==> amber: inputs <==
## GameModeEazy
module GameModeEazy(
input wire clk,
input wire rst,
input wire load,
input wire [63:0] load_board,
input wire [3:0]btn,
input wire [3:0]mode,
output wire [63:0] num,
output wire [15:0] judge
    );
clock: 24.2 ns
lec_check: 0
cap_margin: 20
core_margin: 2
core_utilization: 72
cts_cluster_diameter: 133
cts_cluster_size: 24
setup_slack_margin: 3.32
slew_margin: 20
run.sh (not shown) runs the stock make flow with config.mk's settings and CLKGATE_MAP_FILE=.
==> inputs of cedar, as changes to amber <==
- CORE_UTILIZATION: 72 -> 28
- CTS_CLUSTER_DIAMETER: 133 -> unset
- CTS_CLUSTER_SIZE: 24 -> unset
- GPL_ROUTABILITY_DRIVEN: unset -> 1
- SETUP_SLACK_MARGIN: 3.32 -> unset
==> flow/constraint.sdc (replaced) <==
create_clock -name core_clock -period 33.1 [get_ports {clk}]
set_input_delay 6.6200 -clock core_clock [delete_from_list [all_inputs] [get_ports {clk}]]
set_output_delay 6.6200 -clock core_clock [all_outputs]
set_load 0.01 [all_outputs]
==> inputs of yarrow, as changes to amber <==
- CORE_UTILIZATION: 72 -> 50
- CTS_CLUSTER_DIAMETER: 133 -> unset
- CTS_CLUSTER_SIZE: 24 -> unset
- GPL_ROUTABILITY_DRIVEN: unset -> 1
- SETUP_SLACK_MARGIN: 3.32 -> unset
==> inputs of willow, as changes to amber <==
- ABC_AREA: unset -> 0
- CORE_UTILIZATION: 72 -> 43
- CTS_CLUSTER_DIAMETER: 133 -> 322
- CTS_CLUSTER_SIZE: 24 -> 100
- HOLD_SLACK_MARGIN: unset -> -0.09
- SETUP_SLACK_MARGIN: 3.32 -> unset
- TNS_END_PERCENT: unset -> 5
==> flow/constraint.sdc (replaced) <==
create_clock -name core_clock -period 28.0 [get_ports {clk}]
set_input_delay 5.6000 -clock core_clock [delete_from_list [all_inputs] [get_ports {clk}]]
set_output_delay 5.6000 -clock core_clock [all_outputs]
set_load 0.01 [all_outputs]
==> qor summary <==
quantity	yarrow	willow	amber	cedar
Logic share of the area	70.0%	81.6%	-	82.0%
Dpl hpwl	210 mm	211 mm	187 mm	225 mm
WP buf/inv	20	16	-	13
Worst min path class	flop to flop	flop to flop	-	flop to flop
First DRT Iteration DRCs	12100	9872	-	9370
Warning total across the stage logs	74	71	-	71
Startpoint of the worst-slack reg-to-reg timing path	num_reg[52]$_SDFFE_PP0P_	num_reg[30]$_SDFFE_PP0P_	-	num_reg[30]$_SDFFE_PP0P_
Routed length on met2	104 mm	107 mm	-	117 mm
CP Depth	87	84	-	109
Total of fill cells in the finished design	7824	10800	-	17600
Total core area	89600 µm²	104000 µm²	61700 µm²	160000 µm²
Count of nets after finishing	8336	7158	-	6985
Run status	finished with violations	no timing/DRC/antenna violations	aborted with a tool error	no timing/DRC/antenna violations
Failing step	-	-	5_1_grt	-
Reasons for failing layout checks	negative setup slack	-	-	-
Hold Slack	0.595 ns	0.574 ns	-	0.567 ns
Crit path largest cell delay	0.55 ns	0.77 ns	-	0.96 ns
Growth of design area from synthesis to finish	38.6%	13.2%	-	10.6%

* * *

==> 02-15: inputs <==
GameModeEazy again, from the RTL that the note above started with.
make LEC_CHECK=0 CAP_MARGIN=30 CELL_PAD_IN_SITES_GLOBAL_PLACEMENT=3 CORE_MARGIN=2 CORE_UTILIZATION=40 CTS_CLUSTER_SIZE=28 GPL_TIMING_DRIVEN=0 HOLD_SLACK_MARGIN=0.21 MAX_ROUTING_LAYER=met5 MIN_ROUTING_LAYER=met2 PLACE_DENSITY=0.54 SLEW_MARGIN=15 TNS_END_PERCENT=40 finish   # period 28.0 ns
==> inputs of 10-10, as changes to 02-15 <==
CAP_MARGIN = 5   (was 30)
CTS_CLUSTER_SIZE = unset   (was 28)
GPL_TIMING_DRIVEN = unset   (was 0)
HOLD_SLACK_MARGIN = unset   (was 0.21)
MAX_ROUTING_LAYER = met4   (was met5)
MIN_ROUTING_LAYER = unset   (was met2)
PLACE_DENSITY = unset   (was 0.54)
PLACE_DENSITY_LB_ADDON = 0.11   (was unset)
TNS_END_PERCENT = 90   (was 40)
==> inputs of 11-07, as changes to 02-15 <==
CAP_MARGIN = 20   (was 30)
CELL_PAD_IN_SITES_GLOBAL_PLACEMENT = unset   (was 3)
CORE_UTILIZATION = 59   (was 40)
CTS_CLUSTER_SIZE = unset   (was 28)
GPL_TIMING_DRIVEN = unset   (was 0)
HOLD_SLACK_MARGIN = unset   (was 0.21)
MAX_ROUTING_LAYER = unset   (was met5)
MIN_ROUTING_LAYER = unset   (was met2)
PLACE_DENSITY = unset   (was 0.54)
SLEW_MARGIN = 20   (was 15)
TNS_END_PERCENT = unset   (was 40)
==> flow/constraint.sdc (replaced) <==
create_clock -name core_clock -period 21.9 [get_ports {clk}]
set_input_delay 4.3800 -clock core_clock [delete_from_list [all_inputs] [get_ports {clk}]]
set_output_delay 4.3800 -clock core_clock [all_outputs]
set_load 0.01 [all_outputs]
==> comparison table <==
Outcome: 10-10 no timing/DRC/antenna violations; 02-15 stopped before the end; 11-07 stopped before the end
Failing step: 10-10 -; 02-15 global routing (5_1_grt); 11-07 global routing (5_1_grt)
Count of buffers inserted at the top-level ports: 10-10 154; 02-15 151; 11-07 154
Final weighted congestion in routability-driven placement: 10-10 1.15; 02-15 1.71; 11-07 1.40
Width of the die: 10-10 339 um; 02-15 339 um; 11-07 280 um
Setup bufs post-CTS: 10-10 8; 02-15 99; 11-07 151
Core region area: 10-10 112,000 um^2; 02-15 112,000 um^2; 11-07 75,700 um^2
Dpl hpwl: 10-10 212 mm; 02-15 253 mm; 11-07 221 mm
Number of gates resized after cts: 10-10 18; 02-15 499; 11-07 389
Cell row count: 10-10 123; 02-15 123; 11-07 101
Die boundary height: 10-10 339 um; 02-15 339 um; 11-07 280 um
Total die size: 10-10 115,000 um^2; 02-15 115,000 um^2; 11-07 78,500 um^2
Starting Density: 10-10 40.2%; 02-15 40.2%; 11-07 59.4%
Placed cell count: 10-10 8,418; 02-15 8,535; 11-07 10,300
Total placed instance area: 10-10 49,500 um^2; 02-15 49,000 um^2; 11-07 67,700 um^2
